`design.v`:
```
module fifo_simple #(
  parameter DP = 32,
  parameter DW = 24,
  parameter CUT_READY = 1,
  parameter ZEROOUT_WHENEMPTY = 0
) (
  input               clk,
  input               rst_n,
  input               w_req,
  output              unfull,
  input  [DW-1:0]     data_i,
  input               r_req,
  output              unempty,
  output [DW-1:0]     data_o
);
localparam AW = $clog2(DP);
reg [DW-1:0] mem [0:DP-1];
reg [AW-1:0] wptr;
reg [AW-1:0] rptr;
reg [AW:0]   cnt;
wire do_w = w_req & unfull;
wire do_r = r_req & unempty;
assign unfull  = (cnt != DP);
assign unempty = (cnt != 0);
assign data_o  = (ZEROOUT_WHENEMPTY != 0 && !unempty) ? {DW{1'b0}} : mem[rptr];
always @(posedge clk) begin
  if (do_w)
    mem[wptr] <= data_i;
end
always @(posedge clk) begin
  if (!rst_n) begin
    wptr <= 0;
    rptr <= 0;
    cnt  <= 0;
  end else begin
    if (do_w)
      wptr <= (wptr == DP-1) ? {AW{1'b0}} : wptr + 1'b1;
    if (do_r)
      rptr <= (rptr == DP-1) ? {AW{1'b0}} : rptr + 1'b1;
    case ({do_w, do_r})
      2'b10: cnt <= cnt + 1'b1;
      2'b01: cnt <= cnt - 1'b1;
      default: cnt <= cnt;
    endcase
  end
end
endmodule
module axis_1553_decoder #(
    parameter clock_speed = 20000000,
    parameter sample_rate = 2000000,
    parameter bit_slice_offset = 0,
    parameter invert_data = 0,
    parameter sample_select = 0
  ) 
  (
    input   aclk,
    input   arstn,
    input   parity_set,  
    output reg  [15:0]  m_axis_tdata,
    output reg          m_axis_tvalid,
    output reg  [7:0]   m_axis_tuser,
    input               m_axis_tready,
    input       [1:0]   diff
  );
    localparam integer base_1553_clock_rate = 1000000;
    localparam integer samples_per_mhz = sample_rate / base_1553_clock_rate;
    localparam integer cycles_per_mhz = clock_speed / base_1553_clock_rate;
    localparam integer delay_time = cycles_per_mhz * 4;
    localparam integer samples_to_skip = ((cycles_per_mhz > samples_per_mhz) ? cycles_per_mhz / samples_per_mhz : 0);
    localparam integer round_sample_select = ((sample_select == 0) ? samples_to_skip/2 : sample_select % samples_to_skip);
    localparam integer bit_rate_per_mhz = samples_per_mhz;
    localparam integer round_bit_slice_offset = ((cycles_per_mhz > samples_per_mhz) ? ((bit_slice_offset == 0) ? bit_rate_per_mhz/4 : bit_slice_offset % bit_rate_per_mhz) : 0);
    localparam integer sync_pulse_len = bit_rate_per_mhz * 3;
    localparam integer bits_per_trans = 20;
    localparam integer synth_bits_per_trans = (bits_per_trans*bit_rate_per_mhz);
    localparam diff_wait    = 5'h01;
    localparam data_cap     = 5'h03;
    localparam data_reduce  = 5'h07;
    localparam parity_gen   = 5'h0F;
    localparam trans        = 5'h1F;
    localparam error        = 5'h00;
    localparam [sync_pulse_len-1:0]sync_cmd_stat = {{sync_pulse_len/2{1'b0}}, {sync_pulse_len/2{1'b1}}};
    localparam [sync_pulse_len-1:0]sync_data     = {{sync_pulse_len/2{1'b1}}, {sync_pulse_len/2{1'b0}}};
    localparam cmd_data = 3'b010;
    localparam cmd_cmnd = 3'b100;
    localparam [(bit_rate_per_mhz)-1:0]bit_pattern = {{bit_rate_per_mhz/2{1'b1}}, {bit_rate_per_mhz/2{1'b0}}};
    localparam [synth_bits_per_trans-1:0]synth_clk = {bits_per_trans{bit_pattern}};
    integer bit_slice_index;
    reg [synth_bits_per_trans-1:0] reg_data;
    reg parity_bit;
    reg delay_bit;
    reg [4:0]  state;
    reg [15:0] data;
    reg [7:0]  cmd;
    reg [1:0]  p_diff;
    reg [clogb2(samples_to_skip):0]        skip_counter;
    reg [clogb2(delay_time)-1:0]           pause_counter;
    reg [clogb2(synth_bits_per_trans)-1:0] trans_counter;
    always @(posedge aclk) begin
      if(arstn == 1'b0) begin
        pause_counter <= delay_time-1;
      end else begin
        case (state)
          data_cap, diff_wait: begin
            pause_counter <= delay_time-1;
            if(diff[0] == diff[1]) begin
              pause_counter <= pause_counter - 1;
              if(pause_counter == 0) begin
                pause_counter <= 0;
              end
            end
          end
          default:
            pause_counter <= delay_time-1;
        endcase
      end
    end
    always @(posedge aclk) begin
      if(arstn == 1'b0) begin
        m_axis_tdata  <= 0;
        m_axis_tvalid <= 0;
        m_axis_tuser  <= 0;
      end else begin
        m_axis_tdata <= m_axis_tdata;
        m_axis_tvalid<= m_axis_tvalid;
        m_axis_tuser <= m_axis_tuser;
        case (state)
                  trans: begin
            m_axis_tdata  <= data;
            m_axis_tuser  <= cmd;
            m_axis_tvalid <= 1'b1;
          end
                          default: begin
            if(m_axis_tready == 1'b1) begin
              m_axis_tdata  <= 0;
              m_axis_tvalid <= 0;
              m_axis_tuser  <= 0;
            end
          end
          endcase
      end
    end
    always @(posedge aclk) begin
      if(arstn == 1'b0) begin
        state           <= error;
        data            <= 0;
        cmd             <= 0;
        parity_bit      <= 0;
        delay_bit       <= 0;
            end else begin
        case (state)
          diff_wait: begin
            state <= diff_wait;
            cmd           <= 0;
            data          <= 0;
            parity_bit    <= 0;
            delay_bit     <= 0;
            if(pause_counter == 0) begin
              delay_bit <= 1'b1;
            end
            if((diff[0] ^ diff[1]) && (skip_counter == 0)) begin
              state <= data_cap;
            end
          end
          data_cap: begin
            state <= data_cap;
                                if(trans_counter == 0) begin
              if(reg_data[synth_bits_per_trans-1:synth_bits_per_trans-sync_pulse_len] == sync_cmd_stat) begin
                state <= data_reduce;
                cmd[7:5] <= cmd_cmnd;
              end
              if(reg_data[synth_bits_per_trans-1:synth_bits_per_trans-sync_pulse_len] == sync_data) begin
                state <= data_reduce;
                cmd[7:5] <= cmd_data;
              end
            end
                      if(pause_counter == 0) begin
              state <= diff_wait;
              cmd   <= 0;
            end
          end
          data_reduce: begin
            state <= parity_gen;
            for(bit_slice_index = 0; bit_slice_index < 16; bit_slice_index = bit_slice_index + 1) begin
              data[bit_slice_index] <= (invert_data > 0 ? ~reg_data[bit_rate_per_mhz*(bit_slice_index+1)+round_bit_slice_offset] : reg_data[bit_rate_per_mhz*(bit_slice_index+1)+round_bit_slice_offset]);
            end
            parity_bit <= (invert_data > 0 ? ~reg_data[round_bit_slice_offset] : reg_data[round_bit_slice_offset]);
            cmd[1] <= (invert_data > 0 ? 1'b1 : 1'b0);
            cmd[2] <= delay_bit;
          end
          parity_gen: begin
            state <= trans;
            cmd[0] <= ~(~(^data) ^ parity_bit ^ parity_set);
          end
          trans:
            state <= diff_wait;
          default:
            state <= diff_wait;
        endcase
      end
    end
    always @(posedge aclk) begin
      if(arstn == 1'b0) begin
        p_diff        <= 2'b11;
        skip_counter  <= 0;
      end else begin
        p_diff <= diff;
        case (state)
          diff_wait, data_cap: begin
            skip_counter <= (samples_to_skip == 0 ? 0 : (skip_counter + 1) % samples_to_skip);          if((state == diff_wait) && (diff[0] == diff[1])) begin
              skip_counter <= skip_counter;
            end
            if((pause_counter == 0) && (diff[0] == diff[1])) begin
              skip_counter <= 0;
            end
            if((p_diff[0] == 0) && (diff[0] == 1)) begin
              skip_counter <= 0;
            end
            if((p_diff[1] == 0) && (diff[1] == 1)) begin
              skip_counter <= 0;
            end
          end
          error: begin
            p_diff        <= 2'b11;
            skip_counter  <= 0;
          end
          default: begin
            skip_counter <= (samples_to_skip == 0 ? 0 : (skip_counter + 1) % samples_to_skip);
          end
        endcase
      end
    end
      always @(posedge aclk) begin
      if(arstn == 1'b0) begin
        reg_data      <= synth_clk;
        trans_counter <= synth_bits_per_trans-1;
      end else begin
        case (state)
                  data_cap: begin
            if(skip_counter == round_sample_select) begin
              reg_data <= {reg_data[synth_bits_per_trans-2:0], p_diff[0]};
              trans_counter <= trans_counter - 1;
            end
            if((pause_counter == 0) && (diff[0] == diff[1])) begin
              reg_data <= synth_clk;
            end
            if(trans_counter == 0) begin
              trans_counter <= 0;
            end
          end
          trans: begin
            reg_data      <= synth_clk;
            trans_counter <= synth_bits_per_trans-1;
          end
          error: begin
            reg_data      <= synth_clk;
            trans_counter <= synth_bits_per_trans-1;
          end
          default: begin
            trans_counter <= synth_bits_per_trans-1;
          end
        endcase
      end
    end
    function integer clogb2;
      input [31:0] value;
      begin
          value = value - 1;
          for (clogb2 = 0; value > 0; clogb2 = clogb2 + 1) begin
              value = value >> 1;
          end
      end
    endfunction
endmodule
module axis_1553_encoder #(
    parameter clock_speed = 2000000,
    parameter sample_rate = 2000000
) 
(
    input aclk,
    input arstn,
    input parity_set,  
    input   [15:0]  s_axis_tdata,
    input           s_axis_tvalid,
    input   [7:0]   s_axis_tuser,
    output          s_axis_tready,
    output  reg [1:0]   diff,
    output  reg         en_diff
);
    localparam integer base_1553_clock_rate = 1000000;
    localparam integer samples_per_mhz = sample_rate / base_1553_clock_rate;
    localparam integer cycles_per_mhz = clock_speed / base_1553_clock_rate;
    localparam integer samples_to_skip = ((cycles_per_mhz > samples_per_mhz) ? cycles_per_mhz / samples_per_mhz - 1 : 0); 
    localparam integer bit_rate_per_mhz = samples_per_mhz;
    localparam integer delay_time = cycles_per_mhz * 4;
    localparam integer sync_pulse_len = bit_rate_per_mhz * 3;
    localparam integer bits_per_trans = 20;
    localparam integer synth_bits_per_trans = (bits_per_trans*bit_rate_per_mhz);
    localparam [(bit_rate_per_mhz)-1:0]bit_pattern = {{bit_rate_per_mhz/2{1'b1}}, {bit_rate_per_mhz/2{1'b0}}};
    localparam [synth_bits_per_trans-1:0]synth_clk = {bits_per_trans{bit_pattern}};
    localparam data_cap     = 3'd1;
    localparam data_invert  = 3'd2;
    localparam parity_gen   = 3'd3;
    localparam process_data = 4;
    localparam pause_ck     = 3'd5;
    localparam trans        = 3'd6;
    localparam error        = 3'd0;
    localparam [sync_pulse_len-1:0]sync_cmd_stat = {{sync_pulse_len/2{1'b0}}, {sync_pulse_len/2{1'b1}}};
    localparam [sync_pulse_len-1:0]sync_data     = {{sync_pulse_len/2{1'b1}}, {sync_pulse_len/2{1'b0}}};
    localparam cmd_data = 3'b010;
    localparam cmd_cmnd = 3'b100;
    localparam enable_diff_output = 1'b1;
    integer xor_index;
    integer cycle_index;
    reg [synth_bits_per_trans-1:0]reg_data;
    reg parity_bit;
    reg [2:0]  state;
    reg [15:0] data;
    reg [15:0] r_data;
    reg [7:0]  cmd;
    reg [clogb2(samples_to_skip):0]         skip_counter;
    reg [clogb2(delay_time)-1:0]            pause_counter;
    reg [clogb2(synth_bits_per_trans)-1:0]  trans_counter;
    reg [clogb2(synth_bits_per_trans)-1:0]  prev_trans_counter;
    assign s_axis_tready = (state == data_cap ? arstn : 0);
    always @(posedge aclk) begin
      if(arstn == 1'b0) begin
        pause_counter <= delay_time-1;
      end else begin
        case (state)
          trans:
            pause_counter <= delay_time-1;
          default: begin
            pause_counter <= pause_counter - 1;
            if(pause_counter == 0) begin
              pause_counter <= 0;
            end
          end
        endcase
      end
    end
    always @(posedge aclk) begin
      if(arstn == 1'b0) begin
        data        <= 0;
        cmd         <= 0;
      end else begin
        case (state)
          data_cap: begin
            if(s_axis_tvalid == 1'b1) begin
              data <= s_axis_tdata;
              cmd  <= s_axis_tuser;
            end
          end
          trans: begin
            data <= 0;
            cmd  <= 0;
          end
          default:begin
            data <= data;
            cmd  <= cmd;
          end
        endcase
      end
    end
    always @(posedge aclk) begin
      if(arstn == 1'b0) begin
        state       <= error;
        parity_bit  <= 0;
        reg_data    <= synth_clk;
      end else begin
        case (state)
          data_cap: begin
            state <= data_cap;
            reg_data <= synth_clk;
            parity_bit <= 0;
            r_data     <= 0;
            if(s_axis_tvalid == 1'b1) begin
              state <= data_invert;
            end
          end
          data_invert: begin
            state <= parity_gen;
            r_data <= data;
            if(cmd[1] == 1'b1) begin
              r_data <= ~data;
            end
          end
          parity_gen: begin
            state <= process_data;
            parity_bit <= (^r_data) ^ parity_set;
          end
          process_data: begin
            state <= pause_ck;
            if(cmd[2] == 1'b0) begin
                state <= trans;
            end
            case (cmd[7:5])
              cmd_data:
                reg_data[synth_bits_per_trans-1:synth_bits_per_trans-sync_pulse_len] <= sync_data;
              cmd_cmnd:
                reg_data[synth_bits_per_trans-1:synth_bits_per_trans-sync_pulse_len] <= sync_cmd_stat;
              default:
                reg_data[synth_bits_per_trans-1:synth_bits_per_trans-sync_pulse_len] <= 0;
            endcase
            reg_data[bit_rate_per_mhz-1:0] <= reg_data[bit_rate_per_mhz-1:0] ^ {bit_rate_per_mhz{parity_bit}} ^ {bit_rate_per_mhz{cmd[0]}};
            for(xor_index = 0; xor_index < 16; xor_index = xor_index + 1) begin
              for(cycle_index = (bit_rate_per_mhz*xor_index)+(bit_rate_per_mhz); cycle_index < (bit_rate_per_mhz*xor_index)+(bit_rate_per_mhz*2); cycle_index = cycle_index + 1)
                reg_data[cycle_index] <= reg_data[cycle_index] ^ r_data[xor_index];
            end
          end
          pause_ck: begin
            state <= pause_ck;
            if(pause_counter == 0) begin
              state <= trans;
            end
          end
          trans: begin
            state <= trans;
            if((trans_counter == 0) && (prev_trans_counter == 0) && (skip_counter == samples_to_skip)) begin
              state <= data_cap;
            end
          end
          default:
            state <= data_cap;
        endcase
      end
    end
    always @(posedge aclk) begin
      if(arstn == 1'b0) begin
        diff                <= 0;
        en_diff             <= ~enable_diff_output;
        trans_counter       <= synth_bits_per_trans-1;
        prev_trans_counter  <= synth_bits_per_trans-1;
      end 
      else begin
        prev_trans_counter <= trans_counter;
        case (state)
          trans: begin
            skip_counter <= skip_counter + 1;
            en_diff <= enable_diff_output;
            diff[0] <= reg_data[trans_counter];
            diff[1] <= ~reg_data[trans_counter];
            if(skip_counter == samples_to_skip) begin
              trans_counter <= trans_counter - 1;
              skip_counter <= 0;
            end
                      if(trans_counter == 0) begin
              trans_counter <= 0;
            end
          end
          default: begin
                      diff                <= 0;
            skip_counter        <= 0;
            en_diff             <= ~enable_diff_output;
            trans_counter       <= synth_bits_per_trans-1;
            prev_trans_counter  <= synth_bits_per_trans-1;
          end
          endcase
      end
    end
    function integer clogb2;
      input [31:0] value;
      begin
          value = value - 1;
          for (clogb2 = 0; value > 0; clogb2 = clogb2 + 1) begin
              value = value >> 1;
          end
      end
    endfunction
endmodule
module Core_1553B
(
  input clk,
  input rst_n,
  input parity_set,
  input  r_fifo_rd,
  output r_fifo_unempty,
  output [23:0] r_fifo_data,
  input  w_fifo_wd,
  output w_fifo_unfull,
  input  [23:0] w_fifo_data,
  input  [1:0] rx_1553,
  output [1:0] tx_1553,
  output en_tx_1553
);
wire [15:0]   m1553_decoder_data;
wire          m1553_decoder_valid;
wire [ 7:0]   m1553_decoder_user;
wire          m1553_decoder_ready;
wire [15:0]   m1553_encoder_data;
wire          m1553_encoder_valid;
wire [ 7:0]   m1553_encoder_user;
wire          m1553_encoder_ready;
axis_1553_decoder mil1553_decoder (
  .aclk(clk),
  .arstn(rst_n),
  .parity_set   (parity_set),
  .m_axis_tdata(m1553_decoder_data),
  .m_axis_tvalid(m1553_decoder_valid),
  .m_axis_tuser(m1553_decoder_user),
  .m_axis_tready(m1553_decoder_ready),
  .diff(rx_1553)
);
fifo_simple #(
  .DP           (32),
  .DW           (16+8),
  .CUT_READY    (1),
  .ZEROOUT_WHENEMPTY  (0)
) decoder_fifo (
  .clk        (clk),
  .rst_n      (rst_n),
  .w_req      (m1553_decoder_valid),
  .unfull     (m1553_decoder_ready),
  .data_i     ({m1553_decoder_user, m1553_decoder_data}),
  .r_req      (r_fifo_rd),
  .unempty    (r_fifo_unempty),
  .data_o     (r_fifo_data)
);
axis_1553_encoder mil1553_encoder (
  .aclk(clk),
  .arstn(rst_n),
  .parity_set   (parity_set),
  .s_axis_tdata(m1553_encoder_data),
  .s_axis_tvalid(m1553_encoder_valid),
  .s_axis_tuser(m1553_encoder_user),
  .s_axis_tready(m1553_encoder_ready),
  .diff(tx_1553),
  .en_diff(en_tx_1553)
);
fifo_simple #(
  .DP           (32),
  .DW           (16+8),
  .CUT_READY    (1),
  .ZEROOUT_WHENEMPTY  (0)
) encoder_fifo (
  .clk        (clk),
  .rst_n      (rst_n),
  .w_req      (w_fifo_wd),
  .unfull     (w_fifo_unfull),
  .data_i     (w_fifo_data),
  .r_req      (m1553_encoder_ready),
  .unempty    (m1553_encoder_valid),
  .data_o     ({m1553_encoder_user, m1553_encoder_data})
);
endmodule
module APB_Slave_Interface#(
    parameter DATAWIDTH = 32,
    parameter REGSNUM = 8
)(
    APB_CLK,
    APB_RESETn,
    APB_RDATA,
    APB_READY,
    APB_SLVERR,
    APB_STRB,
    APB_PROT,
    APB_ADDR,
    APB_ENABLE,
    APB_WRITE,
    APB_WDATA,
    APB_SEL,
    RegsDataOut,
    RegsDataIn,
    beWrdOut,
    beReadOut,
    RegsAddrOut
);
function integer clogb2( 
    input integer data
);
begin
    if(data == 0)
        clogb2 = 1;
    else if(data != 0)
        for(clogb2 = 0; data > 0;clogb2 = clogb2 + 1)
            data = data >> 1;
end
endfunction
localparam REGS_ADDRWIDTH = clogb2(REGSNUM-1);
localparam ADDR_LSB = (DATAWIDTH/32) + 1;
localparam APB_STRB_WIDTH = (DATAWIDTH<=32) ? 4 : 8;
input                               APB_CLK;
input                               APB_RESETn;
output       [DATAWIDTH-1 : 0]      APB_RDATA;
output                              APB_READY;
output                              APB_SLVERR;
input wire  [APB_STRB_WIDTH-1 : 0]  APB_STRB;
input wire  [2 : 0]                 APB_PROT;
input wire                          APB_ENABLE;
input wire                          APB_WRITE;
input wire  [DATAWIDTH-1 : 0]       APB_WDATA;
input wire  [DATAWIDTH-1 : 0]       APB_ADDR;
input wire                          APB_SEL;
output wire [DATAWIDTH*REGSNUM-1 : 0]  RegsDataOut;
input wire  [DATAWIDTH*REGSNUM-1 : 0]  RegsDataIn;
output reg                              beWrdOut;
output reg                              beReadOut;
output reg  [REGS_ADDRWIDTH-1 : 0]      RegsAddrOut;
wire        [REGS_ADDRWIDTH-1 : 0]      regsAddr;
assign regsAddr = APB_ADDR[REGS_ADDRWIDTH+ADDR_LSB-1 : ADDR_LSB];
reg [DATAWIDTH-1 : 0] APB_RDATA_R;
reg APB_READY_R;
reg APB_SLVERR_R;
assign APB_RDATA = APB_RDATA_R;
assign APB_READY = APB_READY_R;
assign APB_SLVERR = APB_SLVERR_R;
reg [DATAWIDTH-1 : 0] DeviceRegs [REGSNUM-1 : 0];
wire [DATAWIDTH-1:0] DeviceRegs_r [REGSNUM-1 : 0];
genvar i;
generate
    for(i=0; i<REGSNUM; i = i+1) begin: link_regs
        assign RegsDataOut[(i+1)*DATAWIDTH-1 : i*DATAWIDTH] = DeviceRegs[i];
        assign DeviceRegs_r[i] = RegsDataIn[(i+1)*DATAWIDTH-1 : i*DATAWIDTH];
    end
endgenerate
localparam First  = 2'd0;
localparam Second = 2'd1;
localparam Third  = 2'd2;
reg [1 : 0] APBState;
integer k;
always @(posedge APB_CLK or negedge APB_RESETn )
begin
    if (!APB_RESETn) begin
        APBState <= First;
        APB_RDATA_R <= 0;
        APB_READY_R <= 0;
        APB_SLVERR_R <= 0;
        RegsAddrOut <= 0;
        beWrdOut <= 0;
        beReadOut <= 0;
        for(k=0; k<REGSNUM; k=k+1)begin
            DeviceRegs[k] <= 0;
        end
    end
    else begin
        case(APBState)
            First: begin
                if(APB_SEL && (regsAddr < REGSNUM)) begin
                    RegsAddrOut <= regsAddr;
                    APBState <= Second;
                end
            end
            Second: begin
                if(APB_ENABLE) begin
                    if(APB_WRITE) begin
                        beWrdOut <= 1;
                        DeviceRegs[regsAddr] <= APB_WDATA;
                    end
                    else begin
                        beReadOut <= 1;
                        APB_RDATA_R <= DeviceRegs_r[RegsAddrOut];
                    end
                    APB_READY_R <= 1;
                    APB_SLVERR_R <= 0;
                    APBState <= Third;
                end
            end
            Third: begin
                APB_READY_R <= 0;
                APB_SLVERR_R <= 0;
                beWrdOut <= 0;
                beReadOut <= 0;
                APBState <= First;
            end
            default: APBState <= First;
        endcase
    end
end
endmodule
module Top_1553B_APB
(
  APB_CLK,
  APB_RESETn,
  APB_RDATA,
  APB_READY,
  APB_SLVERR,
  APB_STRB,
  APB_PROT, 
  APB_ADDR,
  APB_ENABLE,
  APB_WRITE,
  APB_WDATA,
  APB_SEL,
  rx0_1553,
  tx0_1553,
  tx0_en,
  rx1_1553,
  tx1_1553,
  tx1_en
);
localparam DATAWIDTH = 32;
localparam APB_STRB_WIDTH = 8;
localparam REGSNUM = 8;
localparam REGS_ADDRWIDTH = 3;
input                               APB_CLK;
input                               APB_RESETn;
output [DATAWIDTH-1 : 0]            APB_RDATA;
output                              APB_READY;
output                              APB_SLVERR;
input  [APB_STRB_WIDTH-1 : 0]       APB_STRB;
input  [2 : 0]                      APB_PROT;
input  [DATAWIDTH-1 : 0]            APB_ADDR;
input                               APB_ENABLE;
input                               APB_WRITE;
input  [DATAWIDTH-1 : 0]            APB_WDATA;
input                               APB_SEL;
input     [1:0] rx0_1553;
output    [1:0] tx0_1553;
output    tx0_en;
input     [1:0] rx1_1553;
output    [1:0] tx1_1553;
output    tx1_en;
wire [DATAWIDTH*REGSNUM-1 : 0]    RegsDataOut;
wire [DATAWIDTH*REGSNUM-1 : 0]    RegsDataIn;
wire                              beWrdOut;
wire                              beReadOut;
wire [REGS_ADDRWIDTH-1 : 0]       RegsAddrOut;
APB_Slave_Interface#(
    .DATAWIDTH  (DATAWIDTH),
    .REGSNUM    (REGSNUM)
)APB_Inter_inst(
    .APB_CLK(APB_CLK),
    .APB_RESETn(APB_RESETn),
    .APB_RDATA(APB_RDATA),
    .APB_READY(APB_READY),
    .APB_SLVERR(APB_SLVERR),
    .APB_STRB(APB_STRB),
    .APB_PROT(APB_PROT), 
    .APB_ADDR(APB_ADDR),
    .APB_ENABLE(APB_ENABLE),
    .APB_WRITE(APB_WRITE),
    .APB_WDATA(APB_WDATA),
    .APB_SEL(APB_SEL),
    .RegsDataOut (RegsDataOut),
    .RegsDataIn  (RegsDataIn),
    .beWrdOut    (beWrdOut),
    .beReadOut   (beReadOut),
    .RegsAddrOut (RegsAddrOut)
);
wire [DATAWIDTH-1:0] rxreg_one_read;
assign RegsDataIn[3*DATAWIDTH-1 : 2*DATAWIDTH]= rxreg_one_read;
wire rxreg_one_read_sel = beReadOut & (RegsAddrOut == 2);
assign rxreg_one_read[30:24] = 0;
wire [DATAWIDTH-1:0] txreg_one_write = RegsDataOut[4*DATAWIDTH-1 : 3*DATAWIDTH];
wire txreg_one_write_sel = beWrdOut & (RegsAddrOut == 3);
wire [DATAWIDTH-1:0] txreg_one_read;
assign RegsDataIn[4*DATAWIDTH-1 : 3*DATAWIDTH] = txreg_one_read;
assign txreg_one_read[31:1] = 0;
assign RegsDataIn[2*DATAWIDTH-1 : 0] = 0;
assign RegsDataIn[DATAWIDTH*REGSNUM-1 : 4*DATAWIDTH] = 0;
assign tx1_1553 = 2'b00;
assign tx1_en = 1'b0;
Core_1553B CoreOne_inst
(
  .clk              (APB_CLK),
  .rst_n            (APB_RESETn),
  .parity_set       (1'b0),
  .r_fifo_rd        (rxreg_one_read_sel),
  .r_fifo_unempty   (rxreg_one_read[31]),
  .r_fifo_data      (rxreg_one_read[23:0]),
  .w_fifo_wd        (txreg_one_write_sel),
  .w_fifo_unfull    (txreg_one_read[0]),
  .w_fifo_data      (txreg_one_write[23:0]),
  .rx_1553          (rx0_1553),
  .tx_1553          (tx0_1553),
  .en_tx_1553       (tx0_en)
);
endmodule
```
`run.sh`:
```
#!/bin/bash
# the make line also repeats each setting of config.mk as NAME=value (left out here)
make -C /OpenROAD-flow-scripts/flow DESIGN_CONFIG=/design/flow/config.mk WORK_HOME=/design/flow/orfs CLKGATE_MAP_FILE= finish
```
`config.mk`:
```
export PLATFORM = sky130hd
export DESIGN_NAME = Top_1553B_APB
export DESIGN_NICKNAME = Top_1553B_APB
export VERILOG_FILES = /design/flow/design.v
export SDC_FILE = /design/flow/constraint.sdc
export NUM_CORES = 4
export LEC_CHECK = 0
export CAP_MARGIN = 20
export CORE_MARGIN = 2
export CORE_UTILIZATION = 64
export PLACE_DENSITY_LB_ADDON = 0.02
export SETUP_SLACK_MARGIN = 0.97
export SLEW_MARGIN = 20
```
`constraint.sdc`:
```
create_clock -name core_clock -period 3.36 [get_ports {APB_CLK}]
set_input_delay 0.6720 -clock core_clock [delete_from_list [all_inputs] [get_ports {APB_CLK}]]
set_output_delay 0.6720 -clock core_clock [all_outputs]
set_load 0.01 [all_outputs]
```
==> results of run 1 <==
[what timing repair did]
action,4_1_cts,5_1_grt
pin swaps,22,42
hold buffers,1,0
endpoints found under the hold margin,7,0
cloned,7,7
setup endpoints to repair,975,407
gates resized,97,83
setup buffers,33,26
[through the flow]
step           hold WS [ps]  setup WS [ps]  instances
2_1_floorplan           376            674       3536
3_3_place_gp            451            312       4915
3_5_place_dp            454            187       4915
4_1_cts                96.5            754       5258
5_1_grt                 157            623       5291
6_report                137            715       5291
[routing by layer]
layer	wire [um]	share of wire [%]	up-vias
met1	56000	38	17900
met3	8550	5.7	292
li1	-	-	14500
met5	13	0.0087	-
met4	4980	3.3	2
met2	79400	53	1303
[cell type report]
type	instances	share of cell area [%]
Inverter	46	0.260
Sequential cell	1681	63.2
Timing Repair Buffer	283	4.01
Clock inverter	87	1.06
Clock buffer	215	5.92
Tap cell	1368	2.26
Multi-Input combinational cell	1611	23.3
==> results.tsv, run 1 <==
metric	value	unit
p_clk_share	41.6	%
r2r-end	CoreOne_inst.encoder_fifo.cnt[5]	
power_frac_comb	4.1	%
critical-path-slowest-cell	dfrtp_1	
cts_tree	yes	
use_met1	36.8	%
track_usage	28.5	%
area_leaders	edfxtp_1, mux4_2, dfxtp_1, dfrtp_1, nor2_1	
ys.flop_type	edfxtp_1	
drv_cap	0	
ys_cells	3522	
drt_wl_total	149000	um
p_seq	23.6	mW
async_flop_share	3.09	%
drt_first_iter_violations	3455	
coreArea	0.102	mm^2
chipWidth	325	um
cp_num_buf_inv	1	
grt_pass1_vias	35000	
yosysSeqAreaShare	72.7	%
yosys.area.top_type	edfxtp_1	
die_h	325	um
tns	0	ps
yosysWarnings	77	
slew_headroom	28.6	%
ff2ff_setup_slack	710	ps
vdd_drop_max	600	uV
use_met3	3.93	%
p_int	34.3	mW
antenna_found_initial	1	
n_antenna_cell	0	
ys_seq_elements	1681	
r2r-start	APB_Inter_inst.RegsAddrOut[2]	
cts_sinks	1681	
status	complete, no violations	
pwr_density_cell	572	mW/mm^2
netlist_instances	3522	
syn-cell-area	0.0659	mm^2
edf_count	1393	
p_comb	1.79	mW
gp_congestion	0.865	
numCtsBuffers	164	
grt_setup_unrepaired	yes	
p_clk	18.1	mW
vias	34000	
utilization	74.5	%
start_kind	flip-flop	
ys_sh_xor	1.64	%
crit_family	AND-OR/OR-AND gates	
warning_count	97	
placed_cell_area	0.0690	mm^2
most_common_cell	edfxtp_1	
tightest_slew	1070	ps
grt_max_degree	58	
netlist.area_leader.share	63.5	%
hpwl	85300	um
power.group.top	sequential cells	
synth_cell_types	76	
power	43.4	mW
grt_remaining_overflow	0	
first_pass_iters	6	
top_cells_by_count	edfxtp_1, mux4_2, dfxtp_1	
clk_path_buf_depth	3	
cts_max_level	4	
period_needed	2650	ps
slew_viol_final	0	
p_leak	25.0	nW
startpoint	APB_Inter_inst.RegsAddrOut[2]	
arrival	3340	ps
busiest_layer	met2	
initial_core_util	64.6	%
seqCellArea	0.0479	mm^2
cts_root_buf	clkbuf_16	
viasPerCell	6.43	
criticalPathCategory	flip-flop to flip-flop	
rows	117	
crit_path_max_fanout	4	
wl_per_cell	28.2	um
seq_power_share	54.3	%
ys_area	0.0659	mm^2
hold_class	input port to asynchronous set/reset pin	
worstRegToRegCells	12	
swShare	21.0	%
endpoint_kind	flip-flop	
fin_crit_sh	78.7	%
num_io_pins	124	
fa_ha_area_share	0.802	%
worstPathCellList	nand3b_1, a31oi_2, and2_4, clkinv_8, ha_4, ha_4, a21o_1, a21oi_2, o21bai_1, a21oi_2, mux2i_1, mux2i_1	
synthMuxAreaShare	16.0	%
port_buffers	56	
avgSynthCellArea	18.7	um^2
clkTransAtPathRegs	60	ps
die-area	0.105	mm^2
areaGrowthSynthToFinish	15.2	%
ys_top_logic_family	multiplexers	
power.net_switching	9.11	mW
fmax	0.378	GHz
final_nets	3912	
ant_nets	0	
comb_area	0.0177	mm^2
worst-path-stages	12	
ys_sh_aoi	2.53	%
fin_skew	20.0	ps
remaining_drc_errors	0	
synth-simple-area-share	4.68	%
global_route.usage.met2	49.9	%
design_area	0.0759	mm^2
setup_viol	0	
clk_latency	780	ps
required	4060	ps
endpoint	CoreOne_inst.encoder_fifo.cnt[5]	
cpPeakStageDelay	390	ps
fill_cells	5855	
grt_first_pass_wirelength	221000	um
finalHoldViolations	0	
==> run 2, diff against run 1 <==
Settings changed: CORE_UTILIZATION 64 to 16, PLACE_DENSITY_LB_ADDON 0.02 to unset, SETUP_SLACK_MARGIN 0.97 to unset.
Clock period 3.36 ns to 10.9 ns, I/O delays scaled along.
==> results.tsv, run 2 <==
metric	value	unit	change
drt_first_iter_violations	3226		-6.6%
netlist.area_leader.share	63.5	%	unchanged
ys.flop_type	edfxtp_1		
remaining_drc_errors	0		unchanged
criticalPathCategory	input port to flip-flop		
fin_skew	96.4	ps	+76.4 ps
cts_sinks	1681		unchanged
tightest_slew	1100	ps	+28.0 ps
netlist_instances	3522		unchanged
comb_area	0.0172	mm^2	-2.8%
vias	32600		-4.2%
cts_root_buf	clkbuf_16		
ys_top_logic_family	multiplexers		
grt_max_degree	150		+160%
track_usage	6.91	%	-22 points
die_h	646	um	+99%
chipWidth	646	um	+99%
period_needed	4430	ps	
num_io_pins	124		unchanged
yosysWarnings	77		unchanged
power	13.0	mW	-70%
ys_sh_xor	1.64	%	unchanged
antenna_found_initial	12		+11
gp_congestion	0.740		-14%
grt_pass1_vias	33600		-4.1%
p_leak	22.9	nW	-8.1%
initial_core_util	16.1	%	-49 points
rows	235		+100%
avgSynthCellArea	18.7	um^2	unchanged
status	complete, no violations		
setup_viol	0		unchanged
synth-simple-area-share	4.68	%	unchanged
areaGrowthSynthToFinish	18.7	%	
hpwl	84800	um	-0.58%
ys_seq_elements	1681		unchanged
yosysSeqAreaShare	72.7	%	unchanged
swShare	21.2	%	+0.19 points
most_common_cell	edfxtp_1		
p_clk_share	41.4	%	-0.2 points
startpoint	APB_RESETn		
ys_sh_aoi	2.53	%	unchanged
p_seq	7.24	mW	-69%
endpoint	CoreOne_inst.encoder_fifo.cnt[5]		
ant_nets	0		unchanged
vdd_drop_max	122	uV	-80%
finalHoldViolations	0		unchanged
p_int	10.3	mW	-70%
cts.hold.buffers_added	0		-1
ys_cells	3522		unchanged
design_area	0.0782	mm^2	+3.0%
cts_tree	yes		
cts.repair.resized	0		-100%
ff2ff_setup_slack	6860	ps	+6150 ps
synth_cell_types	76		unchanged
drt_wl_total	149000	um	-0.28%
slew_viol_final	0		unchanged
worstPathCellList	buf_6, inv_2, nor2_1, ha_1, ha_1, a21o_1, a21oi_1, o21bai_1, a21oi_1, mux2i_1, mux2i_1		
final_nets	3747		-4.2%
p_clk	5.40	mW	-70%
instances_no_fill	9191		+74%
power.net_switching	2.76	mW	-70%
ys_area	0.0659	mm^2	unchanged
cp_num_buf_inv	2		+1
clk_path_buf_depth	4		+1
worstRegToRegCells	6		-6
top_cells_by_count	edfxtp_1, mux4_2, dfxtp_1		
pwr_density_cell	167	mW/mm^2	-71%
synthMuxAreaShare	16.0	%	unchanged
cts_max_level	4		unchanged
wl_per_cell	16.2	um	-43%
async_flop_share	3.09	%	unchanged
coreArea	0.410	mm^2	+300%
fill_cells	43500		+640%
worst-path-stages	11		-1
r2r-end	APB_Inter_inst.APB_RDATA_R[3]		
numCtsBuffers	156		-4.9%
hold_class	flip-flop to flip-flop		
placed_cell_area	0.0732	mm^2	+6.1%
seq_power_share	55.5	%	+1.2 points
hold_depth	2		
viasPerCell	3.55		-45%
cpPeakStageDelay	500	ps	+110 ps
fin_crit_sh	40.6	%	-38 points
clkTransAtPathRegs	70	ps	about the same
dp_cells	8914		+81%
clk_latency	820	ps	+40 ps
utilization	19.1	%	-55 points
crit_family	buffers and inverters		
grt_first_pass_wirelength	220000	um	-0.55%
power_frac_comb	3.1	%	-1.0 points
warning_count	101		+4.1%
p_comb	0.399	mW	
crit_path_max_fanout	66		+62
holdPathEnd	CoreOne_inst.mil1553_encoder.data[15]		
start_kind	input port		
yosys.area.top_type	edfxtp_1		
critical-path-slowest-cell	buf_6		
syn-cell-area	0.0659	mm^2	unchanged
die-area	0.417	mm^2	+300%
slew_headroom	26.8	%	-1.8 points
arrival	5140	ps	+1800 ps
fa_ha_area_share	0.802	%	unchanged
first_pass_iters	5		-1
edf_count	1393		unchanged
grt_remaining_overflow	0		unchanged
port_buffers	56		unchanged
seqCellArea	0.0479	mm^2	about the same
area_leaders	edfxtp_1, mux4_2, dfxtp_1, dfrtp_1, nor2_1		
tns	0	ps	unchanged
fmax	0.226	GHz	
required	11620	ps	+7560 ps
drv_cap	0		unchanged
power.group.top	sequential cells		
min_from	CoreOne_inst.mil1553_encoder.data[15]		
endpoint_kind	flip-flop		
post_cts.repair.setup_buffers	0		-100%
grt_setup_unrepaired	no		
run 2: cell type report:
cell class,count,area share (%)
flip-flops and latches,1681,61.3
well taps,5451,8.73
diodes,2,0.00640
clock buffers,214,5.50
multi-input cells,1610,22.0
repair buffers,127,1.47
clock inverters,60,0.775
inverters,46,0.221
run 2: layer usage:
layer	up-vias	track usage, %	wire length [um]
met5	-	0	0
met2	930	12.0	74500
li1	14200	-	-
met1	17300	8.80	62200
met3	217	1.51	9280
met4	0	1.28	2550
run 2: per-stage QoR:
step / hold slack [ps] / setup slack, ps
2_1_floorplan: 432 / 6240
3_3_place_gp: 444 / 5630
3_5_place_dp: 457 / 5640
4_1_cts: 465 / 6490
5_1_grt: 482 / 6210
6_report: 460 / 6470
==> run 3, diff against run 2 <==
Settings changed: ABC_AREA set to 0, CELL_PAD_IN_SITES_DETAIL_PLACEMENT set to 0, CORE_UTILIZATION 16 to 70, CTS_CLUSTER_SIZE set to 37, GPL_ROUTABILITY_DRIVEN set to 1, GPL_TIMING_DRIVEN set to 1, MAX_ROUTING_LAYER set to met5, MIN_ROUTING_LAYER set to met1, PLACE_DENSITY set to 0.65, SETUP_SLACK_MARGIN set to 0.31.
Clock period 10.9 ns to 1.27 ns, I/O delays scaled along.
==> results.tsv, run 3 <==
metric	value	unit	change
avgSynthCellArea	18.7	um^2	unchanged
rows	112		-52%
coreArea	0.0933	mm^2	-77%
yosys.area.top_type	edfxtp_1		
die-area	0.0965	mm^2	-77%
ys_top_logic_family	multiplexers		
cts_sinks	1681		unchanged
synth-simple-area-share	4.68	%	unchanged
chipWidth	311	um	-52%
clk_path_buf_depth	3		-1
area_leaders	edfxtp_1, mux4_2, dfxtp_1, dfrtp_1, nor2_1		
ys_sh_aoi	2.53	%	unchanged
gp_congestion	0.860		+16%
die_h	311	um	-52%
placed_cell_area	0.0743	mm^2	+1.6%
ys_sh_xor	1.64	%	unchanged
hpwl	100000	um	+18%
ys.flop_type	edfxtp_1		
async_flop_share	3.09	%	unchanged
top_cells_by_count	edfxtp_1, mux4_2, dfxtp_1		
netlist.area_leader.share	63.5	%	unchanged
port_buffers	56		unchanged
fa_ha_area_share	0.802	%	unchanged
yosysSeqAreaShare	72.7	%	unchanged
yosysWarnings	77		unchanged
cts_max_level	4		unchanged
ys_area	0.0659	mm^2	unchanged
syn-cell-area	0.0659	mm^2	unchanged
synthMuxAreaShare	16.0	%	unchanged
most_common_cell	edfxtp_1		
ys_seq_elements	1681		unchanged
netlist_instances	3522		unchanged
lastStage	5_1_grt		
num_io_pins	124		unchanged
numCtsBuffers	162		+3.8%
initial_core_util	70.6	%	+54 points
synth_cell_types	76		unchanged
edf_count	1393		unchanged
status	stopped before the end		
cts_root_buf	clkbuf_16		
ys_cells	3522		unchanged
==> run 3: through the flow <==
| stage | hold slack, ps | setup WS [ps] | setup TNS (ps) | std cells |
|---|---|---|---|---|
| after floorplan | -41.6 | -1420 | -1272110 | 3536 |
| after global placement | 314 | -1370 | -1346760 | 5252 |
| after detailed placement | 319 | -1420 | -1421320 | 5252 |
| after CTS | 15.7 | -1380 | -1317830 | 5736 |
==> run 3: repair_timing <==
action                                  4_1_cts
hold endpoints to repair                     21
gates cloned                                 39
gates resized                               256
endpoints found under the setup margin     1850
hold buffers                                  5
setup buffers                               139
pin swaps                                    83
==> run 4, diff against run 3 <==
Settings changed: ABC_AREA 0 to 1, CELL_PAD_IN_SITES_DETAIL_PLACEMENT 0 to unset, CORE_UTILIZATION 70 to 72, CTS_CLUSTER_DIAMETER set to 357, CTS_CLUSTER_SIZE 37 to unset, GPL_ROUTABILITY_DRIVEN 1 to unset, GPL_TIMING_DRIVEN 1 to unset, MAX_ROUTING_LAYER met5 to unset, MIN_ROUTING_LAYER met1 to unset, PLACE_DENSITY 0.65 to unset, SETUP_SLACK_MARGIN 0.31 to unset.
Clock period 1.27 ns to 2.33 ns, I/O delays scaled along.
==> results.tsv, run 4 <==
metric	value	unit	change
status	complete, but fails checks		
failed_checks	setup timing		
utilization	85.0	%	
holdPathEnd	APB_Inter_inst.APBState[0]		
ff2ff_setup_slack	-330	ps	
seq_power_share	49.2	%	
p_seq	34.3	mW	
port_buffers	56		unchanged
chipWidth	313	um	+0.79%
p_clk_share	37.7	%	
finalHoldViolations	0		
grt_max_degree	68		
power_frac_comb	13.2	%	
cts_tree	yes		
synth-simple-area-share	9.18	%	+4.5 points
ys_seq_elements	1681		unchanged
ys.flop_type	edfxtp_1		
syn-cell-area	0.0688	mm^2	+4.5%
viasPerCell	6.55		
grt_first_pass_wirelength	276000	um	
endpoint_kind	flip-flop		
ys_area	0.0688	mm^2	+4.5%
tightest_slew	1110	ps	
synth_cell_types	72		-5.3%
fin_crit_sh	114	%	
yosysWarnings	77		unchanged
r2r-end	CoreOne_inst.decoder_fifo.cnt[5]		
antenna_found_initial	0		
initial_core_util	72.5	%	+2.0 points
swShare	25.3	%	
hold_class	input port to flip-flop		
vias	48300		
holdWs	290	ps	
required	3000	ps	
r2r-start	CoreOne_inst.decoder_fifo.cnt[0]		
endpoint	CoreOne_inst.decoder_fifo.cnt[5]		
remaining_drc_errors	0		
p_leak	27.6	nW	
cp_num_buf_inv	3		
power.net_switching	17.7	mW	
slew_viol_final	0		
setup_slack	-331	ps	
fa_ha_area_share	0.767	%	-0.035 points
track_usage	37.4	%	
worstPathCellList	nor4_4, inv_2, buf_6, nor3_4, inv_2, nand2_4, ha_4, ha_4, a21oi_2, and2_4, o21bai_1, a21oi_1, o21ai_1, a21o_1, o21ai_1, a21oi_1		
clk_path_buf_depth	3		unchanged
grt_setup_unrepaired	yes		
comb_area	0.0186	mm^2	
edf_count	1393		unchanged
criticalPathCategory	flip-flop to flip-flop		
yosys.area.top_type	edfxtp_1		
crit_family	AND-OR/OR-AND gates		
most_common_cell	edfxtp_1		
drt_wl_total	190000	um	
clk_latency	790	ps	
yosysSeqAreaShare	69.5	%	-3.1 points
areaGrowthSynthToFinish	17.2	%	
die-area	0.0981	mm^2	+1.6%
worstRegToRegCells	16		
netlist_instances	5656		+61%
coreArea	0.0949	mm^2	+1.7%
n_antenna_cell	0		
die_h	313	um	+0.79%
ys_sh_xor	0.876	%	-0.76 points
period_needed	2660	ps	
startpoint	CoreOne_inst.decoder_fifo.cnt[0]		
pwr_density_cell	865	mW/mm^2	
numCtsBuffers	161		-0.62%
top_cells_by_count	edfxtp_1, nand2_1, a21oi_1		
clkTransAtPathRegs	60	ps	
async_flop_share	3.09	%	unchanged
p_int	52.1	mW	
p_clk	26.3	mW	
avgSynthCellArea	12.2	um^2	-35%
vdd_drop_max	998	uV	
area_leaders	edfxtp_1, dfxtp_1, nand2_1, a21oi_1, o21ai_0		
fmax	0.376	GHz	
netlist.area_leader.share	60.8	%	-2.7 points
gp_congestion	0.917		+6.6%
cts_max_level	4		unchanged
crit_path_max_fanout	4		
seqCellArea	0.0479	mm^2	
cts_root_buf	clkbuf_16		
arrival	3330	ps	
first_pass_iters	7		
ys_cells	5656		+61%
final_nets	6112		
num_io_pins	124		unchanged
hpwl	110000	um	+9.9%
worst-path-stages	16		
fin_skew	25.4	ps	
ant_nets	0		
busiest_layer	met2		
wl_per_cell	25.8	um	
use_met3	6.70	%	
drt_first_iter_violations	6486		
setup_viol	386		
start_kind	flip-flop		
cpPeakStageDelay	330	ps	
hold_depth	2		
grt_pass1_vias	47100		
global_route.usage.met2	62.7	%	
ys_top_logic_family	AND-OR/OR-AND gates		
grt_remaining_overflow	0		
fill_cells	4665		
rows	113		+0.89%
slew_headroom	26.3	%	
critical-path-slowest-cell	dfxtp_2		
min_from	APB_SEL		
p_comb	9.20	mW	
synthMuxAreaShare	2.96	%	-13 points
cts_sinks	1681		unchanged
warning_count	99		
ys_sh_aoi	12.2	%	+9.6 points
drv_cap	0		
use_met1	47.1	%	
power.group.top	sequential cells		
run 4: layout make-up:
class                      count  share of cell area [%]
sequential                  1681                    59.4
multi-input combinational   3244                    23.1
timing repair buffer         508                    7.20
clock buffer                 216                    5.51
tap                         1265                    1.96
inverter                     391                    1.85
clock inverter                81                    1.04
run 4: per-layer routing:
metal,wire length (um),part of all wire [%],vias up
met5,0,0,-
met4,12400,6.5,0
met3,18500,9.7,682
met2,93600,49,2980
met1,65900,35,23500
li1,-,-,21200
run 4: per-stage QoR:
| step | power (mW) | TNS (ps) | std cells | worst slack, ps | cell area [um^2] |
|---|---|---|---|---|---|
| after global routing | 71.7 | -64530 | 7386 | -418 | 80700 |
| after CTS | 69.5 | -8500 | 7340 | -264 | 79700 |
| final | 69.8 | -29310 | 7386 | -331 | 80700 |
| after floorplan | 40.5 | -475 | 5670 | -321 | 69000 |
| after global placement | 43.2 | -13300 | 7029 | -464 | 74000 |
| after detailed placement | 43.5 | -41010 | 7029 | -473 | 74100 |
run 4: repair_timing:
action                                 CTS  global route
resized                                 70            72
gates cloned                             1            23
setup buffers                           13            24
hold buffers                             1             0
pin swaps                               28            38
setup endpoints to repair              414           937
endpoints found under the hold margin    7             0
==> run 5, diff against run 4 <==
Settings changed: ABC_AREA 1 to 0, CELL_PAD_IN_SITES_DETAIL_PLACEMENT set to 1, CELL_PAD_IN_SITES_GLOBAL_PLACEMENT set to 1, CORE_ASPECT_RATIO set to 1.47, CORE_MARGIN 2 to 10, CORE_UTILIZATION 72 to 48, CTS_CLUSTER_DIAMETER 357 to 270, GPL_ROUTABILITY_DRIVEN set to 0, GPL_TIMING_DRIVEN set to 0, MAX_ROUTING_LAYER set to met5, MIN_ROUTING_LAYER set to met1, SETUP_SLACK_MARGIN set to -0.0, TNS_END_PERCENT set to 75.
Clock period 2.33 ns to 4.39 ns, I/O delays scaled along.
==> results.tsv, run 5 <==
metric	value	unit	change
status	complete, no violations		
p_clk	14.4	mW	-45%
criticalPathCategory	input port to flip-flop		
die-area	0.153	mm^2	+56%
p_comb	1.34	mW	-85%
numCtsBuffers	159		-1.2%
grt_first_pass_wirelength	253000	um	-8.3%
hold_class	input port to asynchronous set/reset pin		
power_frac_comb	4.0	%	-9.2 points
ys_sh_aoi	2.53	%	-9.6 points
fmax	0.254	GHz	
grt_remaining_overflow	0		unchanged
grt_setup_unrepaired	no		
pwr_density_cell	442	mW/mm^2	-49%
tightest_slew	1090	ps	-17.0 ps
period_needed	3930	ps	
synthMuxAreaShare	16.0	%	+13 points
cts.hold.buffers_added	0		-1
rows	164		+45%
ant_nets	0		unchanged
yosysWarnings	77		unchanged
crit_family	buffers and inverters		
ys_seq_elements	1681		unchanged
initial_core_util	48.4	%	-24 points
remaining_drc_errors	0		unchanged
swShare	21.1	%	-4.2 points
arrival	4660	ps	+1330 ps
syn-cell-area	0.0659	mm^2	-4.3%
coreArea	0.136	mm^2	+43%
required	5110	ps	+2110 ps
yosys.area.top_type	edfxtp_1		
instances_no_fill	5781		-22%
num_io_pins	124		unchanged
p_clk_share	42.6	%	+4.9 points
cts_max_level	4		unchanged
endpoint_kind	flip-flop		
top_cells_by_count	edfxtp_1, mux4_2, dfxtp_1		
cts_sinks	1681		unchanged
cts.repair.resized	0		-100%
vdd_drop_max	508	uV	-49%
slew_headroom	27.4	%	+1.1 points
p_int	26.7	mW	-49%
edf_count	1393		unchanged
critical-path-slowest-cell	clkinv_1		
ys_sh_xor	1.64	%	+0.76 points
ys.flop_type	edfxtp_1		
cp_num_buf_inv	4		+1
crit_path_max_fanout	43		+39
power.net_switching	7.13	mW	-60%
most_common_cell	edfxtp_1		
clk_path_buf_depth	3		unchanged
finalHoldViolations	0		unchanged
synth_cell_types	76		+5.6%
r2r-start	CoreOne_inst.mil1553_decoder.skip_counter[0]		
grt_max_degree	52		-24%
warning_count	93		-6.1%
seq_power_share	53.4	%	+4.2 points
yosysSeqAreaShare	72.7	%	+3.1 points
drt_wl_total	173000	um	-9.4%
hpwl	123000	um	+11%
setup_viol	0		-100%
p_leak	24.6	nW	-11%
p_seq	18.1	mW	-47%
synth-simple-area-share	4.68	%	-4.5 points
viasPerCell	5.80		-11%
final_nets	3946		-35%
ys_cells	3522		-38%
worst-path-stages	13		-3
wl_per_cell	29.8	um	+16%
fin_crit_sh	89.6	%	-25 points
port_buffers	56		unchanged
worstRegToRegCells	13		-3
antenna_found_initial	2		+2
areaGrowthSynthToFinish	16.1	%	
fa_ha_area_share	0.802	%	+0.035 points
ys_area	0.0659	mm^2	-4.3%
start_kind	input port		
dp_cells	5487		-22%
endpoint	CoreOne_inst.encoder_fifo.cnt[5]		
startpoint	APB_RESETn		
first_pass_iters	5		-2
area_leaders	edfxtp_1, mux4_2, dfxtp_1, dfrtp_1, nor2_1		
drv_cap	0		unchanged
power.group.top	sequential cells		
ff2ff_setup_slack	510	ps	+840 ps
fin_skew	23.8	ps	-1.60 ps
drt_first_iter_violations	2191		-66%
grt_pass1_vias	37200		-21%
cts_tree	yes		
power	33.8	mW	-52%
tns	0	ps	+29310 ps
netlist.area_leader.share	63.5	%	+2.7 points
clk_latency	800	ps	about the same
worstPathCellList	buf_6, clkinv_1, clkbuf_1, buf_1, nor2_1, ha_1, ha_1, a21o_1, a21oi_1, o21bai_1, a21oi_1, mux2i_1, mux2i_1		
ys_top_logic_family	multiplexers		
track_usage	22.8	%	-15 points
async_flop_share	3.09	%	unchanged
netlist_instances	3522		-38%
post_cts.repair.setup_buffers	0		-13
vias	33500		-31%
avgSynthCellArea	18.7	um^2	+54%
die_h	469	um	+50%
cpPeakStageDelay	520	ps	+190 ps
r2r-end	CoreOne_inst.mil1553_decoder.skip_counter[2]		
chipWidth	326	um	+3.9%
clkTransAtPathRegs	60	ps	about the same
cts_root_buf	clkbuf_16		
n_antenna_cell	0		unchanged
utilization	56.2	%	-29 points
slew_viol_final	0		unchanged
[run 5: stage by stage]
stage          hold WS, ps  instance area, um^2  worst slack, ps
3_3_place_gp           448                68800            -4900
6_report              68.4                76500              456
3_5_place_dp           457                71000            -1240
4_1_cts               22.5                76400              370
2_1_floorplan          432                65900             1030
5_1_grt               58.8                76500              164
[run 5: final cells by class]
type | instances | area, um^2
Inverter | 46 | 173
Sequential cell | 1681 | 47900
Buffer | 198 | 956
Multi-Input combinational cell | 1610 | 17400
Clock inverter | 92 | 1040
Timing Repair Buffer | 125 | 2300
Fill cell | 11900 | 59600
Clock buffer | 203 | 4410
Tap cell | 1826 | 2280
[run 5: metal layers]
metal	GRT usage, %	share of wire (%)
met1	23.3	34
met2	45.8	59
met3	2.86	2.9
met4	9.79	4.4
met5	0	0
==> run 6, diff against run 5 <==
Settings changed: ABC_AREA 0 to unset, CELL_PAD_IN_SITES_DETAIL_PLACEMENT 1 to unset, CELL_PAD_IN_SITES_GLOBAL_PLACEMENT 1 to unset, CORE_ASPECT_RATIO 1.47 to unset, CORE_MARGIN 10 to 2, CORE_UTILIZATION 48 to 72, CTS_CLUSTER_DIAMETER 270 to unset, GPL_ROUTABILITY_DRIVEN 0 to unset, GPL_TIMING_DRIVEN 0 to unset, MAX_ROUTING_LAYER met5 to unset, MIN_ROUTING_LAYER met1 to unset, PLACE_DENSITY_LB_ADDON set to 0.02, SETUP_SLACK_MARGIN -0.0 to 0.67, TNS_END_PERCENT 75 to unset.
Clock period 4.39 ns to 2.33 ns, I/O delays scaled along.
==> results.tsv, run 6 <==
metric	value	unit	change
yosys.area.top_type	edfxtp_1		
async_flop_share	3.09	%	unchanged
synth-simple-area-share	4.68	%	unchanged
fa_ha_area_share	0.802	%	unchanged
status	stopped before the end		
clk_path_buf_depth	3		unchanged
synthMuxAreaShare	16.0	%	unchanged
ys.flop_type	edfxtp_1		
num_io_pins	124		unchanged
top_cells_by_count	edfxtp_1, mux4_2, dfxtp_1		
port_buffers	56		unchanged
area_leaders	edfxtp_1, mux4_2, dfxtp_1, dfrtp_1, nor2_1		
cts_max_level	4		unchanged
avgSynthCellArea	18.7	um^2	unchanged
hpwl	92100	um	-25%
cts_root_buf	clkbuf_16		
ys_area	0.0659	mm^2	unchanged
lastStage	5_1_grt		
synth_cell_types	76		unchanged
die-area	0.0939	mm^2	-39%
ys_sh_aoi	2.53	%	unchanged
numCtsBuffers	160		+0.63%
yosysSeqAreaShare	72.7	%	unchanged
cts_sinks	1681		unchanged
ys_seq_elements	1681		unchanged
netlist.area_leader.share	63.5	%	unchanged
ys_top_logic_family	multiplexers		
initial_core_util	72.9	%	+25 points
syn-cell-area	0.0659	mm^2	unchanged
yosysWarnings	77		unchanged
ys_cells	3522		unchanged
coreArea	0.0903	mm^2	-34%
edf_count	1393		unchanged
netlist_instances	3522		unchanged
die_h	306	um	-35%
rows	110		-33%
ys_sh_xor	1.64	%	unchanged
most_common_cell	edfxtp_1		
chipWidth	306	um	-5.9%
gp_congestion	0.838		
-- run 6: through the flow --
stage          setup WS [ps]  TNS, ps  instance area, um^2  util, %  std cells
2_1_floorplan           -356   -19420                66500        -       3536
3_3_place_gp            -252    -6550                71200     78.8       4860
3_5_place_dp            -324    -7510                71200     78.8       4860
4_1_cts                 -247    -5980                79400     87.9       5267
-- run 6: repair_timing --
action,CTS
hold endpoints to repair,17
hold buffers,1
setup endpoints to repair,1569
pin swaps,58
buffers inserted,72
gates cloned,39
resized,241
==> run 7, diff against run 6 <==
Settings changed: CELL_PAD_IN_SITES_GLOBAL_PLACEMENT set to 0, CORE_MARGIN 2 to 4, CORE_UTILIZATION 72 to 50, CTS_CLUSTER_SIZE set to 33, PLACE_DENSITY_LB_ADDON 0.02 to 0.01, SETUP_SLACK_MARGIN 0.67 to 0.87, TNS_END_PERCENT set to 70.
Clock period 2.33 ns to 3.98 ns, I/O delays scaled along.
==> results.tsv, run 7 <==
metric	value	unit	change
status	complete, no violations		
ys_sh_xor	1.64	%	unchanged
p_seq	19.9	mW	
first_pass_iters	5		
fill_cells	9843		
viasPerCell	5.86		
track_usage	21.8	%	
fin_crit_sh	76.8	%	
crit_family	adder cells		
coreArea	0.130	mm^2	+44%
numCtsBuffers	172		+7.5%
arrival	3790	ps	
ff2ff_setup_slack	920	ps	
hold_class	input port to asynchronous set/reset pin		
cpPeakStageDelay	410	ps	
ant_nets	0		
port_buffers	56		unchanged
r2r-end	CoreOne_inst.mil1553_decoder.skip_counter[2]		
p_int	29.7	mW	
most_common_cell	edfxtp_1		
antenna_found_initial	4		
clkTransAtPathRegs	60	ps	
seq_power_share	53.0	%	
ys.flop_type	edfxtp_1		
power_frac_comb	3.6	%	
clk_latency	790	ps	
global_route.usage.met2	38.4	%	
slew_headroom	24.4	%	
busiest_layer	met2		
cts_max_level	4		unchanged
startpoint	CoreOne_inst.mil1553_decoder.skip_counter[0]		
remaining_drc_errors	0		
criticalPathCategory	flip-flop to flip-flop		
die-area	0.138	mm^2	+47%
chipWidth	371	um	+21%
swShare	21.1	%	
grt_remaining_overflow	0		
critical_path.most_common_cell	ha_1		
top_cells_by_count	edfxtp_1, mux4_2, dfxtp_1		
p_leak	24.3	nW	
netlist.area_leader.share	63.5	%	unchanged
fa_ha_area_share	0.802	%	unchanged
yosysWarnings	77		unchanged
grt_pass1_vias	34200		
synth-simple-area-share	4.68	%	unchanged
worstRegToRegCells	11		
p_clk_share	43.4	%	
grt_first_pass_wirelength	221000	um	
r2r-start	CoreOne_inst.mil1553_decoder.skip_counter[0]		
final_nets	3827		
num_io_pins	124		unchanged
cts_root_buf	clkbuf_16		
clk_path_buf_depth	3		unchanged
synth_cell_types	76		unchanged
period_needed	3060	ps	
ys_seq_elements	1681		unchanged
vdd_drop_max	501	uV	
ys_top_logic_family	multiplexers		
die_h	371	um	+21%
cts_sinks	1681		unchanged
drv_cap	0		
power.net_switching	7.92	mW	
areaGrowthSynthToFinish	14.2	%	
edf_count	1393		unchanged
crit_path_max_fanout	11		
power	37.6	mW	
p_comb	1.35	mW	
power.group.top	sequential cells		
worst-path-stages	11		
warning_count	98		
netlist_instances	3522		unchanged
area_leaders	edfxtp_1, mux4_2, dfxtp_1, dfrtp_1, nor2_1		
syn-cell-area	0.0659	mm^2	unchanged
tightest_slew	1130	ps	
drt_first_iter_violations	2733		
async_flop_share	3.09	%	unchanged
pwr_density_cell	500	mW/mm^2	
ys_sh_aoi	2.53	%	unchanged
endpoint	CoreOne_inst.mil1553_decoder.skip_counter[2]		
setup_viol	0		
vias	32800		
drt_wl_total	147000	um	
rows	132		+20%
cts_tree	yes		
finalHoldViolations	0		
initial_core_util	50.6	%	-22 points
synthMuxAreaShare	16.0	%	unchanged
grt_max_degree	127		
p_clk	16.3	mW	
use_met3	3.07	%	
yosys.area.top_type	edfxtp_1		
yosysSeqAreaShare	72.7	%	unchanged
slew_viol_final	0		
required	4710	ps	
endpoint_kind	flip-flop		
cp_num_buf_inv	0		
avgSynthCellArea	18.7	um^2	unchanged
use_met1	28.3	%	
fin_skew	22.7	ps	
grt_setup_unrepaired	yes		
start_kind	flip-flop		
tns	0	ps	
gp_congestion	0.781		-6.8%
ys_cells	3522		unchanged
fmax	0.327	GHz	
worstPathCellList	ha_4, nand3_1, xor2_1, ha_1, and4b_1, o21ai_0, nand4bb_1, and3_1, ha_1, o311ai_1, a32o_1		
wl_per_cell	26.3	um	
ys_area	0.0659	mm^2	unchanged
hpwl	89200	um	-3.1%
critical-path-slowest-cell	dfxtp_4		
[run 7: repair_timing]
action                     in CTS  in global routing
hold buffers                    0                  0
buffers inserted                6                  1
gates resized                  12                 14
pin swaps                       2                  0
setup endpoints to repair      39                 20
[run 7: layout make-up]
class	instances	area [um^2]	area share, %
flip-flops and latches	1681	47900	63.7
multi-input cells	1610	17200	22.9
clock buffers	211	4590	6.11
well taps	1742	2180	2.90
repair buffers	191	1950	2.59
clock inverters	108	1160	1.54
inverters	46	181	0.241
diodes	1	2.50	0.00333
[run 7: metrics by stage]
step / utilization, % / hold slack (ps) / instances / worst slack, ps / cell area (um^2)
floorplan: - / 432 / 3536 / 922 / 65900
global placement: 53.2 / 452 / 5262 / 646 / 69300
detailed placement: 53.2 / 457 / 5262 / 541 / 69300
CTS: 57.7 / 213 / 5587 / 892 / 75100
global route: 57.8 / 259 / 5589 / 824 / 75200
finish: 57.8 / 266 / 5590 / 923 / 75200
[run 7: metal layers]
layer | routed length, um | vias to the layer above
met5 | 0 | -
met4 | 3710 | 0
met3 | 6110 | 233
met2 | 77500 | 797
met1 | 59700 | 17400
li1 | - | 14400
==> run 8, diff against run 7 <==
Settings changed: CELL_PAD_IN_SITES_GLOBAL_PLACEMENT 0 to unset, CORE_MARGIN 4 to 2, CORE_UTILIZATION 50 to 40, CTS_CLUSTER_SIZE 33 to unset, PLACE_DENSITY_LB_ADDON 0.01 to unset, SETUP_SLACK_MARGIN 0.87 to unset, TNS_END_PERCENT 70 to unset.
Clock period 3.98 ns to 10.0 ns, I/O delays scaled along.
==> results.tsv, run 8 <==
metric	value	unit	change
status	complete, no violations		
use_met3	2.78	%	-0.29 points
tns	0	ps	unchanged
clk_latency	800	ps	about the same
synthMuxAreaShare	16.0	%	unchanged
warning_count	94		-4.1%
finalHoldViolations	0		unchanged
cp_num_buf_inv	2		+2
period_needed	4120	ps	+1070 ps
design_area	0.0753	mm^2	+0.16%
hpwl	82700	um	-7.3%
min_from	CoreOne_inst.mil1553_encoder.reg_data[38]		
p_clk	6.35	mW	-61%
p_leak	23.5	nW	-3.4%
slew_headroom	22.5	%	-1.9 points
grt_pass1_vias	33100		-3.2%
edf_count	1393		unchanged
p_seq	7.88	mW	-60%
swShare	21.1	%	+0.053 points
num_io_pins	124		unchanged
fin_skew	32.8	ps	+10.1 ps
netlist_instances	3522		unchanged
fin_crit_sh	41.2	%	-36 points
holdPathEnd	CoreOne_inst.mil1553_encoder.reg_data[38]		
endpoint	CoreOne_inst.mil1553_encoder.data[12]		
grt_first_pass_wirelength	218000	um	-1.4%
clk_path_buf_depth	3		unchanged
seq_power_share	53.8	%	+0.8 points
vdd_drop_max	191	uV	-62%
grt_remaining_overflow	0		unchanged
cts_sinks	1681		unchanged
cts_root_buf	clkbuf_16		
numCtsBuffers	174		+1.2%
worstRegToRegCells	6		-5
ys_cells	3522		unchanged
arrival	4790	ps	+1000 ps
synth-simple-area-share	4.68	%	unchanged
die_h	410	um	+10%
cts_tree	yes		
busiest_layer	met2		
use_met1	23.9	%	-4.4 points
netlist.area_leader.share	63.5	%	unchanged
power.group.top	sequential cells		
pwr_density_cell	195	mW/mm^2	-61%
slew_viol_final	0		unchanged
cpPeakStageDelay	810	ps	+400 ps
avgSynthCellArea	18.7	um^2	unchanged
die-area	0.168	mm^2	+22%
start_kind	flip-flop		
ant_nets	0		unchanged
fmax	0.242	GHz	-26%
required	10670	ps	+5960 ps
wl_per_cell	24.3	um	-7.5%
placed_cell_area	0.0695	mm^2	+0.38%
p_clk_share	43.3	%	about the same
first_pass_iters	5		unchanged
post_cts.repair.setup_buffers	0		-6
coreArea	0.163	mm^2	+25%
ys_top_logic_family	multiplexers		
track_usage	17.5	%	-4.3 points
synth_cell_types	76		unchanged
fill_cells	13700		+39%
most_common_cell	edfxtp_1		
tightest_slew	1160	ps	+27.4 ps
p_comb	0.426	mW	-68%
final_nets	3788		-1.0%
r2r-end	CoreOne_inst.mil1553_encoder.data[12]		
yosysSeqAreaShare	72.7	%	unchanged
endpoint_kind	flip-flop		
rows	148		+12%
antenna_found_initial	2		-2
areaGrowthSynthToFinish	14.3	%	
viasPerCell	5.42		-7.6%
yosysWarnings	77		unchanged
cts.repair.resized	0		-12
cts.hold.buffers_added	0		unchanged
ff2ff_setup_slack	5880	ps	+4950 ps
ys_sh_aoi	2.53	%	unchanged
area_leaders	edfxtp_1, mux4_2, dfxtp_1, dfrtp_1, nor2_1		
fa_ha_area_share	0.802	%	unchanged
ys.flop_type	edfxtp_1		
critical-path-slowest-cell	buf_4		
setup_viol	0		unchanged
crit_family	buffers and inverters		
grt_max_degree	79		-38%
worstPathCellList	buf_4, buf_4, mux4_2, mux4_2, mux2i_1, o21ai_1		
hold_depth	2		
vias	32400		-1.1%
ys_seq_elements	1681		unchanged
global_route.usage.met2	28.9	%	-9.5 points
async_flop_share	3.09	%	unchanged
port_buffers	56		unchanged
criticalPathCategory	flip-flop to flip-flop		
initial_core_util	40.4	%	-10 points
yosys.area.top_type	edfxtp_1		
grt_setup_unrepaired	no		
p_int	11.6	mW	-61%
ys_area	0.0659	mm^2	unchanged
power_frac_comb	2.9	%	-0.7 points
cts_max_level	4		unchanged
worst-path-stages	6		-5
utilization	46.2	%	-12 points
power.net_switching	3.09	mW	-61%
syn-cell-area	0.0659	mm^2	unchanged
drv_cap	0		unchanged
drt_wl_total	146000	um	-0.94%
top_cells_by_count	edfxtp_1, mux4_2, dfxtp_1		
clkTransAtPathRegs	60	ps	about the same
gp_congestion	0.731		-6.4%
crit_path_max_fanout	43		+32
chipWidth	410	um	+10%
hold_class	flip-flop to flip-flop		
ys_sh_xor	1.64	%	unchanged
drt_first_iter_violations	2702		-1.1%
remaining_drc_errors	0		unchanged
[run 8: final cells by class]
type | instances | area (um^2) | area share, %
Clock buffer | 244 | 4960 | 6.59
Antenna cell | 2 | 5.00 | 0.00665
Multi-Input combinational cell | 1610 | 17300 | 23.0
Sequential cell | 1681 | 47900 | 63.6
Clock inverter | 77 | 671 | 0.891
Inverter | 46 | 173 | 0.229
Timing Repair Buffer | 150 | 1580 | 2.10
Tap cell | 2175 | 2720 | 3.61
[run 8: per-stage QoR]
step           instances  hold WS, ps  power (mW)  setup WS, ps
6_report            5985          456        14.7          5880
5_1_grt             5983          479        15.1          5530
4_1_cts             5978          458        14.8          5750
3_5_place_dp        5657          450        8.47          5450
3_3_place_gp        5645          447        8.45          5450
2_1_floorplan       3536          432        8.26          5520
[run 8: per-layer routing]
metal	wire length (um)	vias to the layer above
li1	-	14300
met1	63400	17200
met2	72100	763
met3	6740	210
met4	3420	0
met5	0	-
Power is estimated from default activity; no workload was simulated.
